## JK
==> flow/design.v (excerpt) <==
module conv_kernel(
	clk,
	rst_n,
	clear,
	i_pixel,
	i_weight,
	o_pixel
);
parameter	WIDTH	=	32;
input					clk;
input					rst_n;
input					clear;
input	[WIDTH-1:0]		i_pixel;
input	[WIDTH-1:0]		i_weight;
output	[WIDTH-1:0]		o_pixel;
reg		[WIDTH-1:0]		o_pixel;
reg		[WIDTH-1:0]		mult_a;
reg		[WIDTH-1:0]		mult_b;
wire	[WIDTH-1:0]		product;
reg		[WIDTH-1:0]		add_a;
reg		[WIDTH-1:0]		add_b;
wire	[WIDTH-1:0]		sum;
always @(posedge clk, negedge rst_n)	begin
	if(!rst_n) begin
		mult_a		<=	32'b0;
		mult_b		<=	32'b0;
	end
	else begin
		mult_a		<=	i_pixel;
		mult_b		<=	i_weight;
	end
end
always @(posedge clk, negedge rst_n)	begin
	if(!rst_n) begin
		add_a		<=	32'b0;
		add_b		<=	32'b0;
	end
	else if (clear) begin
		add_a		<=	32'b0;
		add_b		<=	32'b0;
	end			
	else begin
		add_a		<=	product;
		add_b		<=	sum;
	end
end
always @(posedge clk, negedge rst_n)	begin
	if(!rst_n) begin
		o_pixel		<=	32'b0;
	end
	else if (clear) begin
		o_pixel		<=	32'b0;
	end
	else begin
		o_pixel		<=	sum;
	end
end
floating_adder U_floating_adder (
  .s_axis_a_tvalid(),             
  .s_axis_a_tdata(add_a),               
  .s_axis_a_tlast(),               
  .s_axis_b_tvalid(),             
  .s_axis_b_tdata(add_b),               
  .m_axis_result_tvalid(),   
  .m_axis_result_tdata(sum),     
  .m_axis_result_tlast()     
);
floating_mult U_floating_mult (
  .s_axis_a_tvalid(),             
  .s_axis_a_tdata(mult_a),               
  .s_axis_b_tvalid(),             
  .s_axis_b_tdata(mult_b),               
  .m_axis_result_tvalid(),   
  .m_axis_result_tdata(product)     
);
  ...
clock: 6.46 ns
lec_check: 0
abc_area: 1
cap_margin: 20
core_aspect_ratio: 0.5
core_margin: 2
core_utilization: 72
cts_cluster_diameter: 357
cts_cluster_size: 100
place_density: 0.37
slew_margin: 20
run.sh (not shown) runs the stock make flow with config.mk's settings and CLKGATE_MAP_FILE=.
In the summary table, JK is marked failed, with error DPL-0033 raised in clock tree synthesis.
The following lists how MS was set up differently from JK:
Settings: removing PLACE_DENSITY (formerly 0.37); removing CTS_CLUSTER_SIZE (formerly 100); removing CORE_ASPECT_RATIO (formerly 0.5); removing ABC_AREA (formerly 1); removing CTS_CLUSTER_DIAMETER (formerly 357); changing CORE_UTILIZATION from 72 to 64; changing the clock period (ns, I/O delays scaled along) from 6.46 to 13.3.
==> results <==
- Of JK and MS, only JK fails to finish with a clean layout.
- Per the comparison of MS with JK, final weighted congestion of routability-driven global placement fell by about 6%; area of the chip rose by about 12%; total placed cells including tap cells fell by 1,601; synthesis area per yosys stayed essentially flat.
The inputs of AL differ from those of MS as listed below.
Settings: MAX_ROUTING_LAYER newly set to met4; PLACE_DENSITY newly set to 0.6; SETUP_SLACK_MARGIN newly set to -0.8; the clock period (ns, I/O delays scaled along) changed from 13.3 to 9.7.
Findings:
AL: it failed with a tool error in global routing, so there are no final results. Compare MS and AL | post-CTS setup repair buffer count higher: AL. Placed standard-cell area ended up about 17% higher on AL than on MS. AL vs. MS: post-place setup slack fell by 2060 ps; horizontal die dimension held; die area closely matched the old numbers; detailed placer's ending HPWL climbed about 25%.
Relative to AL, the following input files were edited for TR:
Settings: SETUP_SLACK_MARGIN removed (was -0.8); PLACE_DENSITY removed (was 0.6); MAX_ROUTING_LAYER removed (was met4); CORE_UTILIZATION changed from 64 to 40; the clock period (ns, I/O delays scaled along) changed from 9.7 to 11.8.
## What came out
TR: all stages complete, timing, DRC and antenna checks passed. What ended AL was a tool error in global routing; the run never finished. Post-placement cell count: TR vs AL down about 2.4%. Starting density of the core in TR vs AL: down 24 points. Compare TR and AL | placed standard-cell area higher: AL. TR vs AL: width of the die up by more than a quarter.

---

Setup of build 54:
The RTL this note starts from:
==> flow/design.v <==
module floating_mult (
  input         s_axis_a_tvalid,
  input  [31:0] s_axis_a_tdata,
  input         s_axis_b_tvalid,
  input  [31:0] s_axis_b_tdata,
  output        m_axis_result_tvalid,
  output [31:0] m_axis_result_tdata
);
wire [31:0] a = s_axis_a_tdata;
wire [31:0] b = s_axis_b_tdata;
wire        sa = a[31];
wire        sb = b[31];
wire [7:0]  ea = a[30:23];
wire [7:0]  eb = b[30:23];
wire [22:0] fa = a[22:0];
wire [22:0] fb = b[22:0];
wire a_zero = (ea == 8'd0);
wire b_zero = (eb == 8'd0);
wire a_inf  = (ea == 8'hFF) && (fa == 23'd0);
wire b_inf  = (eb == 8'hFF) && (fb == 23'd0);
wire a_nan  = (ea == 8'hFF) && (fa != 23'd0);
wire b_nan  = (eb == 8'hFF) && (fb != 23'd0);
wire        s = sa ^ sb;
wire [47:0] p = {1'b1, fa} * {1'b1, fb};
wire signed [10:0] e0 = $signed({3'b000, ea}) + $signed({3'b000, eb}) - 11'sd127;
reg  [22:0] m;
reg         g;
reg         st;
reg  signed [10:0] e1;
always @(*) begin
  if (p[47]) begin
    m  = p[46:24];
    g  = p[23];
    st = |p[22:0];
    e1 = e0 + 11'sd1;
  end else begin
    m  = p[45:23];
    g  = p[22];
    st = |p[21:0];
    e1 = e0;
  end
end
wire        rnd = g & (st | m[0]);
wire [23:0] mr  = {1'b0, m} + {23'd0, rnd};
wire signed [10:0] e2 = mr[23] ? e1 + 11'sd1 : e1;
wire [22:0] mf  = mr[22:0];
reg [31:0] r;
always @(*) begin
  if (a_nan || b_nan || (a_inf && b_zero) || (b_inf && a_zero))
    r = 32'h7FC00000;
  else if (a_inf || b_inf)
    r = {s, 8'hFF, 23'd0};
  else if (a_zero || b_zero)
    r = {s, 31'd0};
  else if (e2 >= 11'sd255)
    r = {s, 8'hFF, 23'd0};
  else if (e2 <= 11'sd0)
    r = {s, 31'd0};
  else
    r = {s, e2[7:0], mf};
end
assign m_axis_result_tdata  = r;
assign m_axis_result_tvalid = 1'b1;
endmodule
module floating_adder (
  input         s_axis_a_tvalid,
  input  [31:0] s_axis_a_tdata,
  input         s_axis_a_tlast,
  input         s_axis_b_tvalid,
  input  [31:0] s_axis_b_tdata,
  output        m_axis_result_tvalid,
  output [31:0] m_axis_result_tdata,
  output        m_axis_result_tlast
);
wire [31:0] a = s_axis_a_tdata;
wire [31:0] b = s_axis_b_tdata;
wire a_zero = (a[30:23] == 8'd0);
wire b_zero = (b[30:23] == 8'd0);
wire a_inf  = (a[30:23] == 8'hFF) && (a[22:0] == 23'd0);
wire b_inf  = (b[30:23] == 8'hFF) && (b[22:0] == 23'd0);
wire a_nan  = (a[30:23] == 8'hFF) && (a[22:0] != 23'd0);
wire b_nan  = (b[30:23] == 8'hFF) && (b[22:0] != 23'd0);
wire        swap = (b[30:0] > a[30:0]);
wire [31:0] x = swap ? b : a;
wire [31:0] y = swap ? a : b;
wire        sx = x[31];
wire        sy = y[31];
wire [7:0]  ex = x[30:23];
wire [7:0]  ey = y[30:23];
wire [7:0]  d  = ex - ey;
wire        sub = sx ^ sy;
wire [26:0] mx = {1'b1, x[22:0], 3'b000};
wire [26:0] my = {1'b1, y[22:0], 3'b000};
wire        far    = (d >= 8'd27);
wire [26:0] my_sh  = far ? 27'd0 : (my >> d[4:0]);
wire [26:0] lost   = far ? my : (my & ~(27'h7FFFFFF << d[4:0]));
wire        sticky = |lost;
wire [26:0] my_al = {my_sh[26:1], my_sh[0] | sticky};
wire [27:0] s0 = sub ? ({1'b0, mx} - {1'b0, my_al}) : ({1'b0, mx} + {1'b0, my_al});
reg  [4:0]  lz;
always @(*) begin
  casez (s0[26:0])
    27'b1??????????????????????????: lz = 5'd0;
    27'b01?????????????????????????: lz = 5'd1;
    27'b001????????????????????????: lz = 5'd2;
    27'b0001???????????????????????: lz = 5'd3;
    27'b00001??????????????????????: lz = 5'd4;
    27'b000001?????????????????????: lz = 5'd5;
    27'b0000001????????????????????: lz = 5'd6;
    27'b00000001???????????????????: lz = 5'd7;
    27'b000000001??????????????????: lz = 5'd8;
    27'b0000000001?????????????????: lz = 5'd9;
    27'b00000000001????????????????: lz = 5'd10;
    27'b000000000001???????????????: lz = 5'd11;
    27'b0000000000001??????????????: lz = 5'd12;
    27'b00000000000001?????????????: lz = 5'd13;
    27'b000000000000001????????????: lz = 5'd14;
    27'b0000000000000001???????????: lz = 5'd15;
    27'b00000000000000001??????????: lz = 5'd16;
    27'b000000000000000001?????????: lz = 5'd17;
    27'b0000000000000000001????????: lz = 5'd18;
    27'b00000000000000000001???????: lz = 5'd19;
    27'b000000000000000000001??????: lz = 5'd20;
    27'b0000000000000000000001?????: lz = 5'd21;
    27'b00000000000000000000001????: lz = 5'd22;
    27'b000000000000000000000001???: lz = 5'd23;
    27'b0000000000000000000000001??: lz = 5'd24;
    27'b00000000000000000000000001?: lz = 5'd25;
    27'b000000000000000000000000001: lz = 5'd26;
    default:                          lz = 5'd27;
  endcase
end
wire [26:0] n  = s0[27] ? {s0[27:2], s0[1] | s0[0]} : (s0[26:0] << lz);
wire signed [9:0] en = s0[27] ? $signed({2'b00, ex}) + 10'sd1
                              : $signed({2'b00, ex}) - $signed({5'd0, lz});
wire        g   = n[2];
wire        st  = n[1] | n[0];
wire [22:0] m   = n[25:3];
wire        rnd = g & (st | m[0]);
wire [23:0] mr  = {1'b0, m} + {23'd0, rnd};
wire signed [9:0] e2 = mr[23] ? en + 10'sd1 : en;
reg [31:0] r;
always @(*) begin
  if (a_nan || b_nan || (a_inf && b_inf && (a[31] != b[31])))
    r = 32'h7FC00000;
  else if (a_inf)
    r = a;
  else if (b_inf)
    r = b;
  else if (a_zero && b_zero)
    r = {a[31] & b[31], 31'd0};
  else if (b_zero)
    r = a;
  else if (a_zero)
    r = b;
  else if (s0 == 28'd0)
    r = 32'd0;
  else if (e2 >= 10'sd255)
    r = {sx, 8'hFF, 23'd0};
  else if (e2 <= 10'sd0)
    r = {sx, 31'd0};
  else
    r = {sx, e2[7:0], mr[22:0]};
end
assign m_axis_result_tdata  = r;
assign m_axis_result_tvalid = 1'b1;
assign m_axis_result_tlast  = 1'b0;
endmodule
module conv_kernel(
	clk,
	rst_n,
	clear,
	i_pixel,
	i_weight,
	o_pixel
);
parameter	WIDTH	=	32;
input					clk;
input					rst_n;
input					clear;
input	[WIDTH-1:0]		i_pixel;
input	[WIDTH-1:0]		i_weight;
output	[WIDTH-1:0]		o_pixel;
reg		[WIDTH-1:0]		o_pixel;
reg		[WIDTH-1:0]		mult_a;
reg		[WIDTH-1:0]		mult_b;
wire	[WIDTH-1:0]		product;
reg		[WIDTH-1:0]		add_a;
reg		[WIDTH-1:0]		add_b;
wire	[WIDTH-1:0]		sum;
always @(posedge clk, negedge rst_n)	begin
	if(!rst_n) begin
		mult_a		<=	32'b0;
		mult_b		<=	32'b0;
	end
	else begin
		mult_a		<=	i_pixel;
		mult_b		<=	i_weight;
	end
end
always @(posedge clk, negedge rst_n)	begin
	if(!rst_n) begin
		add_a		<=	32'b0;
		add_b		<=	32'b0;
	end
	else if (clear) begin
		add_a		<=	32'b0;
		add_b		<=	32'b0;
	end			
	else begin
		add_a		<=	product;
		add_b		<=	sum;
	end
end
always @(posedge clk, negedge rst_n)	begin
	if(!rst_n) begin
		o_pixel		<=	32'b0;
	end
	else if (clear) begin
		o_pixel		<=	32'b0;
	end
	else begin
		o_pixel		<=	sum;
	end
end
floating_adder U_floating_adder (
  .s_axis_a_tvalid(),             
  .s_axis_a_tdata(add_a),               
  .s_axis_a_tlast(),               
  .s_axis_b_tvalid(),             
  .s_axis_b_tdata(add_b),               
  .m_axis_result_tvalid(),   
  .m_axis_result_tdata(sum),     
  .m_axis_result_tlast()     
);
floating_mult U_floating_mult (
  .s_axis_a_tvalid(),             
  .s_axis_a_tdata(mult_a),               
  .s_axis_b_tvalid(),             
  .s_axis_b_tdata(mult_b),               
  .m_axis_result_tvalid(),   
  .m_axis_result_tdata(product)     
);
endmodule
clock: 9.21 ns
lec_check: 0
cap_margin: 20
cell_pad_in_sites_detail_placement: 0
core_margin: 5
core_utilization: 27
cts_cluster_diameter: 382
gpl_routability_driven: 0
slew_margin: 40
Ran to the end and failed final checks on setup timing: build 54.
Changes in build 47 relative to build 54:
Settings: GPL_ROUTABILITY_DRIVEN now 1, was 0; CTS_CLUSTER_DIAMETER now 272, was 382; CORE_MARGIN now 2, was 5; CORE_UTILIZATION now 66, was 27; the clock period (ns, I/O delays scaled along) now 10.5, was 9.21.
### Flow results
- Of the two candidates, build 54 has the worse chip area and build 47 the better one.
- Comparing build 47 against build 54, there is no change at all in number of top-level pins.
- Tool error GRT-0232 stopped build 47 during global routing (5_1_grt); no final results.
- To summarise build 54: no stage aborted, but the layout did not pass its checks, failing on setup timing.
- Re synthesized chip area reported by yosys: no difference whatsoever between build 47 and build 54.
- From build 54 to build 47 the numbers moved as follows: post-synthesis cell count stayed essentially flat, initial cell density of the core shows an increase of 40 points, width of the chip now sits lower, synthesized cell area saw little to no change.
The inputs of build 6 differ from those of build 47 as listed below.
Settings: GPL_ROUTABILITY_DRIVEN changed from 1 to 0; MAX_ROUTING_LAYER newly set to met4.
Notes after the runs:
Build 6 ran in full, but the layout does not pass; the checks complain about setup timing. Worst setup timing slack at the placement stage in build 6 vs build 47: up 0.17 ns. Build 6: total setup buffers inserted after CTS is 8 lower than what build 47 reported. Vertical extent of the die: build 6 vs build 47, no meaningful difference. Die area came out exactly the same in build 6 and build 47. Per the comparison of build 6 with build 47, initial standard-cell utilization of the core stayed essentially flat, estimated wirelength of the detail-placed design fell by about 10%, post-synthesis share of cell area spent on and, or, nand and nor gates stayed essentially flat. Build 47 and build 6 ended up with roughly the same count of clock tree sinks. Post-detailed-placement cell area came out lower on build 6 than on build 47. Number of placed instances, taps included: build 6 vs build 47 down 38.
